// flashNavigator
module flashNavigator
#(
  parameter STARTUP_WAIT = 32'd1000
)
(
    input wire clk,
    input wire rst,
    output reg flashClk,
    input wire flashMiso,
    output reg flashMosi,
    output reg flashCs,
    input wire [5:0] charAddress,
    output reg [7:0] charOutput,
    input wire btn1,
    input wire btn2
);
reg [23:0] readAddress;
localparam [7:0] command = 8'h03;
reg [7:0] currentByteOut;
reg [7:0] currentByteNum;
reg [255:0] dataIn;
reg [255:0] dataInBuffer;
localparam STATE_INIT_POWER = 8'd0;
localparam STATE_LOAD_CMD_TO_SEND = 8'd1;
localparam STATE_SEND = 8'd2;
localparam STATE_LOAD_ADDRESS_TO_SEND = 8'd3;
localparam STATE_READ_DATA = 8'd4;
localparam STATE_DONE = 8'd5;
reg [23:0] dataToSend;
reg [8:0] bitsToSend;
reg [32:0] counter;
reg [2:0] state;
reg [2:0] returnState;
reg dataReady;
always @(posedge clk) begin
if (rst) begin
  flashClk <= 0;
  flashMosi <= 0;
  flashCs <= 1;
  readAddress <= 0;
  currentByteOut <= 0;
  currentByteNum <= 0;
  dataIn <= 0;
  dataInBuffer <= 0;
  dataToSend <= 0;
  bitsToSend <= 0;
  counter <= 0;
  state <= 0;
  returnState <= 0;
  dataReady <= 0;
end
else
case (state)
  STATE_INIT_POWER: begin
    if (counter > STARTUP_WAIT && btn1 == 1 && btn2 == 1) begin
      state <= STATE_LOAD_CMD_TO_SEND;
      counter <= 32'b0;
      dataReady <= 0;
      currentByteNum <= 0;
      currentByteOut <= 0;
    end
    else
      counter <= counter + 1;
  end
  STATE_LOAD_CMD_TO_SEND: begin
      flashCs <= 0;
      dataToSend[23-:8] <= command;
      bitsToSend <= 8;
      state <= STATE_SEND;
      returnState <= STATE_LOAD_ADDRESS_TO_SEND;
  end
  STATE_SEND: begin
    if (counter == 32'd0) begin
      flashClk <= 0;
      flashMosi <= dataToSend[23];
      dataToSend <= {dataToSend[22:0],1'b0};
      bitsToSend <= bitsToSend - 1;
      counter <= 1;
    end
  ...
For scale: roughly 650 flip-flops, roughly 22 I/O pins, ~0.027 sq mm of cells after synthesis.
==> flow/config.mk <==
export PLATFORM = sky130hd
export DESIGN_NAME = flashNavigator
export DESIGN_NICKNAME = flashNavigator
export VERILOG_FILES = /design/flow/design.v
export SDC_FILE = /design/flow/constraint.sdc
export NUM_CORES = 4
export LEC_CHECK = 0
export CAP_MARGIN = 20
export CORE_MARGIN = 2
export CORE_UTILIZATION = 40
export PLACE_DENSITY = 0.6
export SLEW_MARGIN = 20
==> flow/constraint.sdc <==
create_clock -name core_clock -period 10.0 [get_ports {clk}]
set_input_delay 2.0000 -clock core_clock [delete_from_list [all_inputs] [get_ports {clk}]]
set_output_delay 2.0000 -clock core_clock [all_outputs]
set_load 0.01 [all_outputs]
run.sh (not shown) runs the stock make flow with config.mk's settings and CLKGATE_MAP_FILE=.
The first run completed without violations.
Next try:
- CORE_UTILIZATION: 40 -> 70
- CTS_CLUSTER_SIZE: not set -> 36
- clock period: 10.0 -> 3.4 ns (I/O delays scaled with it)
What happened: Cell count came out lower by about 7%; via count went up by 6.7%; power climbs to 2.9 times its value; core utilization goes up by 34 points; synthesized area stays the same; flip-flop count does not change; routed wire length climbs by about 2.3%; non-clock buffer count increases by 83; worst setup slack is worse by 5.0 ns.
Next try:
- CORE_UTILIZATION: 70 -> 72
- CTS_CLUSTER_DIAMETER: not set -> 353
- CTS_CLUSTER_SIZE: 36 -> 14
- PLACE_DENSITY: 0.6 -> 0.78
- SETUP_SLACK_MARGIN: not set -> 0.38
- clock period: 3.4 -> 2.86 ns (I/O delays scaled with it)
=> The changed run finished clean; design area climbs by 5.2%; synthesized area does not change; final cell count barely changes; clock skew barely changes; flip-flop count is unchanged; routed wire length climbs by 7.2%.
Next try:
- ABC_AREA: not set -> 1
- CAP_MARGIN: 20 -> 0
- CORE_ASPECT_RATIO: not set -> 0.69
- CTS_CLUSTER_DIAMETER: 353 -> 345
- CTS_CLUSTER_SIZE: 14 -> 10
- HOLD_SLACK_MARGIN: not set -> 0.3
- PLACE_DENSITY: 0.78 -> 0.39
- SETUP_SLACK_MARGIN: 0.38 -> 0.8
- SLEW_MARGIN: 20 -> 0
- TNS_END_PERCENT: not set -> 5
- clock period: 2.86 -> 2.7 ns (I/O delays scaled with it)
After rerunning: Worst hold slack is worse by 0.0036 ns; sequential power came out higher by roughly a tenth; flip-flop count stays the same; total power came out higher by well over a third; worst setup slack is better by 0.086 ns; cell count came out higher by well over a third; area after synthesis came out higher by roughly a tenth; utilization came out lower by 2.8 points; die size came out higher by roughly a tenth; sequential share of layout area came out lower by 3.7 points; routed wire length came out higher by a quarter to a third.


== alpha ==
flashNavigator again, from the RTL that the note above started with.
==> flow/config.mk <==
export PLATFORM = sky130hd
export DESIGN_NAME = flashNavigator
export DESIGN_NICKNAME = flashNavigator
export VERILOG_FILES = /design/flow/design.v
export SDC_FILE = /design/flow/constraint.sdc
export NUM_CORES = 4
export LEC_CHECK = 0
export ABC_AREA = 1
export CAP_MARGIN = 35
export CELL_PAD_IN_SITES_GLOBAL_PLACEMENT = 3
export CORE_ASPECT_RATIO = 1.1
export CORE_MARGIN = 3
export CORE_UTILIZATION = 53
export CTS_CLUSTER_SIZE = 56
export GPL_ROUTABILITY_DRIVEN = 1
export GPL_TIMING_DRIVEN = 1
export HOLD_SLACK_MARGIN = -0.02
export MAX_ROUTING_LAYER = met5
export PLACE_DENSITY_LB_ADDON = 0.12
export SETUP_SLACK_MARGIN = 0.5
export SLEW_MARGIN = 10
export TNS_END_PERCENT = 100
==> flow/constraint.sdc <==
create_clock -name core_clock -period 8.65 [get_ports {clk}]
set_input_delay 1.7300 -clock core_clock [delete_from_list [all_inputs] [get_ports {clk}]]
set_output_delay 1.7300 -clock core_clock [all_outputs]
set_load 0.01 [all_outputs]
Status(alpha) = ERROR, stage = global placement without I/O
Changes in beta relative to alpha:
Settings: HOLD_SLACK_MARGIN: -0.02 -> unset; CELL_PAD_IN_SITES_GLOBAL_PLACEMENT: 3 -> unset; CAP_MARGIN: 35 -> 15; CORE_MARGIN: 3 -> 2; PLACE_DENSITY_LB_ADDON: 0.12 -> 0.03; CORE_UTILIZATION: 53 -> 72; CORE_ASPECT_RATIO: 1.1 -> unset; SETUP_SLACK_MARGIN: 0.5 -> unset; SLEW_MARGIN: 10 -> 0; TNS_END_PERCENT: 100 -> unset; CTS_CLUSTER_SIZE: 56 -> unset; CELL_PAD_IN_SITES_DETAIL_PLACEMENT: unset -> 2; the clock period (ns, I/O delays scaled along): 8.65 -> 3.5.
Notes after the runs:
beta did not make it past detailed placement, where a tool error ended it.
Diff beta..alpha | area share of and-or/or-and cells after synthesis | negligible
Mux cell area share after synthesis came out exactly the same in beta and alpha.
Relative to alpha, share of the core filled by cells before placement increased by 19 points in beta.
In the reports for beta and alpha, the smaller height of the die belongs to beta.
Diff alpha -> beta: post-synth tally of flip-flops with integrated enable flat; die area down 27%.
Modified inputs, gamma compared to beta
Settings: clearing CELL_PAD_IN_SITES_DETAIL_PLACEMENT, which used to be 2; swapping 0.03 for 0.13 in PLACE_DENSITY_LB_ADDON; clearing ABC_AREA, which used to be 1; swapping 72 for 71 in CORE_UTILIZATION; putting TNS_END_PERCENT at 100 where nothing was set; swapping 15 for 20 in CAP_MARGIN; putting SETUP_SLACK_MARGIN at 0.8 where nothing was set; putting CTS_CLUSTER_SIZE at 56 where nothing was set; clearing GPL_ROUTABILITY_DRIVEN, which used to be 1; swapping 3.5 for 2.7 in the clock period (ns, I/O delays scaled along).
--- outcome ---
Summary of gamma over beta: synthesized cell count moved down; simple logic cell fraction of the synthesized area saw a decrease; routability congestion estimate dropped about 6%.
Starting utilization of the core area: gamma and beta compared, lower one is gamma
Every stage of gamma finished as expected; the final checks, on the other hand, flagged capacitance limit, slew limit, setup timing, which means the layout fails.
Diff gamma..beta | synthesis-stage register bit count | negligible
Comparing gamma and beta, the lower fraction of synthesized cell area in xor and xnor cells was measured on beta.
gamma vs. beta: AND-OR/OR-AND share of the synthesized area went down; die area went down; floorplan net count went down; post-synthesis instance area went down.


The RTL this note starts from:
==> flow/design.v <==
`default_nettype none
module toHex(
    input wire clk,
    input wire rst,
    input wire [3:0] value,
    output reg [7:0] hexChar
);
    always @(posedge clk) begin
        if (rst)
            hexChar <= "0";
        else
            hexChar <= (value <= 4'd9) ? 8'd48 + value : 8'd55 + value;
    end
endmodule
module flashNavigator
#(
  parameter STARTUP_WAIT = 32'd1000
)
(
    input wire clk,
    input wire rst,
    output reg flashClk,
    input wire flashMiso,
    output reg flashMosi,
    output reg flashCs,
    input wire [5:0] charAddress,
    output reg [7:0] charOutput,
    input wire btn1,
    input wire btn2
);
reg [23:0] readAddress;
localparam [7:0] command = 8'h03;
reg [7:0] currentByteOut;
reg [7:0] currentByteNum;
reg [255:0] dataIn;
reg [255:0] dataInBuffer;
localparam STATE_INIT_POWER = 8'd0;
localparam STATE_LOAD_CMD_TO_SEND = 8'd1;
localparam STATE_SEND = 8'd2;
localparam STATE_LOAD_ADDRESS_TO_SEND = 8'd3;
localparam STATE_READ_DATA = 8'd4;
localparam STATE_DONE = 8'd5;
reg [23:0] dataToSend;
reg [8:0] bitsToSend;
reg [32:0] counter;
reg [2:0] state;
reg [2:0] returnState;
reg dataReady;
always @(posedge clk) begin
if (rst) begin
  flashClk <= 0;
  flashMosi <= 0;
  flashCs <= 1;
  readAddress <= 0;
  currentByteOut <= 0;
  currentByteNum <= 0;
  dataIn <= 0;
  dataInBuffer <= 0;
  dataToSend <= 0;
  bitsToSend <= 0;
  counter <= 0;
  state <= 0;
  returnState <= 0;
  dataReady <= 0;
end
else
case (state)
  STATE_INIT_POWER: begin
    if (counter > STARTUP_WAIT && btn1 == 1 && btn2 == 1) begin
      state <= STATE_LOAD_CMD_TO_SEND;
      counter <= 32'b0;
      dataReady <= 0;
      currentByteNum <= 0;
      currentByteOut <= 0;
    end
    else
      counter <= counter + 1;
  end
  STATE_LOAD_CMD_TO_SEND: begin
      flashCs <= 0;
      dataToSend[23-:8] <= command;
      bitsToSend <= 8;
      state <= STATE_SEND;
      returnState <= STATE_LOAD_ADDRESS_TO_SEND;
  end
  STATE_SEND: begin
    if (counter == 32'd0) begin
      flashClk <= 0;
      flashMosi <= dataToSend[23];
      dataToSend <= {dataToSend[22:0],1'b0};
      bitsToSend <= bitsToSend - 1;
      counter <= 1;
    end
    else begin
      counter <= 32'd0;
      flashClk <= 1;
      if (bitsToSend == 0)
        state <= returnState;
    end
  end
  STATE_LOAD_ADDRESS_TO_SEND: begin
    dataToSend <= readAddress;
    bitsToSend <= 24;
    state <= STATE_SEND;
    returnState <= STATE_READ_DATA;
    currentByteNum <= 0;
  end
  STATE_READ_DATA: begin
    if (counter[0] == 1'd0) begin
      flashClk <= 0;
      counter <= counter + 1;
      if (counter[3:0] == 0 && counter > 0) begin
        dataIn[(currentByteNum << 3)+:8] <= currentByteOut;
        currentByteNum <= currentByteNum + 1;
        if (currentByteNum == 31)
          state <= STATE_DONE;
      end
    end
    else begin
      flashClk <= 1;
      currentByteOut <= {currentByteOut[6:0], flashMiso};
      counter <= counter + 1;
    end
  end
  STATE_DONE: begin
    dataReady <= 1;
    flashCs <= 1;
    dataInBuffer <= dataIn;
    counter <= STARTUP_WAIT;
    if (btn1 == 0) begin 
      readAddress <= readAddress + 24;
      state <= STATE_INIT_POWER;
    end
    else if (btn2 == 0) begin 
      readAddress <= readAddress - 24;
      state <= STATE_INIT_POWER;
    end
  end
  default: ;
endcase
end
wire [7:0] byteDisplayNumber;
wire lowerBit;
wire [7:0] hexCharOutput;
wire [3:0] currentHexVal;
reg [7:0] chosenByte;
wire [7:0] hexChar;
reg [3:0] addrNibble;
always @(*) begin
  case (4'd13 - charAddress[3:0])
    4'd0: addrNibble = readAddress[3:0];
    4'd1: addrNibble = readAddress[7:4];
    4'd2: addrNibble = readAddress[11:8];
    4'd3: addrNibble = readAddress[15:12];
    4'd4: addrNibble = readAddress[19:16];
    4'd5: addrNibble = readAddress[23:20];
    default: addrNibble = 4'd0;
  endcase
end
toHex hexConv(
clk,
rst,
addrNibble,
hexChar
);
always @(posedge clk) begin
if (rst) begin
  chosenByte <= 0;
  charOutput <= 0;
end
else begin
chosenByte <= dataInBuffer[(byteDisplayNumber << 3)+:8];
if (charAddress[5:4] == 2'b11) begin
  case (charAddress[3:0])
    0: charOutput <= "A";
    1: charOutput <= "d";
    2: charOutput <= "d";
    3: charOutput <= "r";
    4: charOutput <= ":";
    6: charOutput <= "0";
    7: charOutput <= "x";
    8,9,10,11,12,13: charOutput <= hexChar;
    15: charOutput <= dataReady ? " " : "L";
    default: charOutput <= " ";
  endcase
end
else
  charOutput <= hexCharOutput;
end
end
assign byteDisplayNumber = {3'b000, charAddress[5:1]};
assign lowerBit = charAddress[0];
assign currentHexVal = lowerBit ? chosenByte[3:0] : chosenByte[7:4];
toHex hexConvert(
clk,
rst,
currentHexVal,
hexCharOutput
);
endmodule
make LEC_CHECK=0 CAP_MARGIN=20 CORE_MARGIN=2 CORE_UTILIZATION=72 CTS_CLUSTER_DIAMETER=105 PLACE_DENSITY=0.36 SLEW_MARGIN=20 finish   # period 2.7 ns
The first run finished but fails on negative setup slack.
Edit:
Settings changed: ABC_AREA from default to 1, CAP_MARGIN 20 to 35, CELL_PAD_IN_SITES_GLOBAL_PLACEMENT from default to 3, CORE_ASPECT_RATIO from default to 1.1, CORE_MARGIN 2 to 8, CORE_UTILIZATION 72 to 53, CTS_CLUSTER_DIAMETER 105 to default, CTS_CLUSTER_SIZE from default to 56, GPL_ROUTABILITY_DRIVEN from default to 1, GPL_TIMING_DRIVEN from default to 1, HOLD_SLACK_MARGIN from default to -0.02, MAX_ROUTING_LAYER from default to met5, PLACE_DENSITY 0.36 to default, PLACE_DENSITY_LB_ADDON from default to 0.12, SETUP_SLACK_MARGIN from default to 0.5, SLEW_MARGIN 20 to 10, TNS_END_PERCENT from default to 100.
Clock period 2.7 ns to 8.65 ns, I/O delays scaled along.
This time the run died in global placement without I/O (3_1_place_gp_skip_io) with FLW-0024.
Die size increases by well over a third.
Synthesized area went up by roughly a tenth.
Synthesized cell count is higher by well over a third.
Edit:
Settings changed: CELL_PAD_IN_SITES_GLOBAL_PLACEMENT 3 to default, GPL_ROUTABILITY_DRIVEN 1 to 0.
The changed run produced a clean layout.
Die size stays the same.
Synthesized area is unchanged.
Synthesized cell count stays the same.
Edit:
Settings changed: ABC_AREA 1 to default, CAP_MARGIN 35 to 20, CORE_ASPECT_RATIO 1.1 to default, CORE_MARGIN 8 to 2, CORE_UTILIZATION 53 to 40, CTS_CLUSTER_SIZE 56 to default, GPL_ROUTABILITY_DRIVEN 0 to default, GPL_TIMING_DRIVEN 1 to default, HOLD_SLACK_MARGIN -0.02 to default, MAX_ROUTING_LAYER met5 to default, PLACE_DENSITY from default to 0.6, PLACE_DENSITY_LB_ADDON 0.12 to default, SETUP_SLACK_MARGIN 0.5 to default, SLEW_MARGIN 10 to 20, TNS_END_PERCENT 100 to default.
Clock period 8.65 ns to 3.63 ns, I/O delays scaled along.
The changed run ran to the end with no violations. Via count fell by 27%. Total power rises by 90%. Non-clock buffer count climbs by 64. Critical path depth goes down by 2. Global-route usage goes down by 7.5 points. Maximum frequency goes up by 36%. Area after synthesis is lower by 12%. Utilization falls by 12 points. Clock skew goes up by 0.0053 ns.
Power and IR drop assume default switching activity.
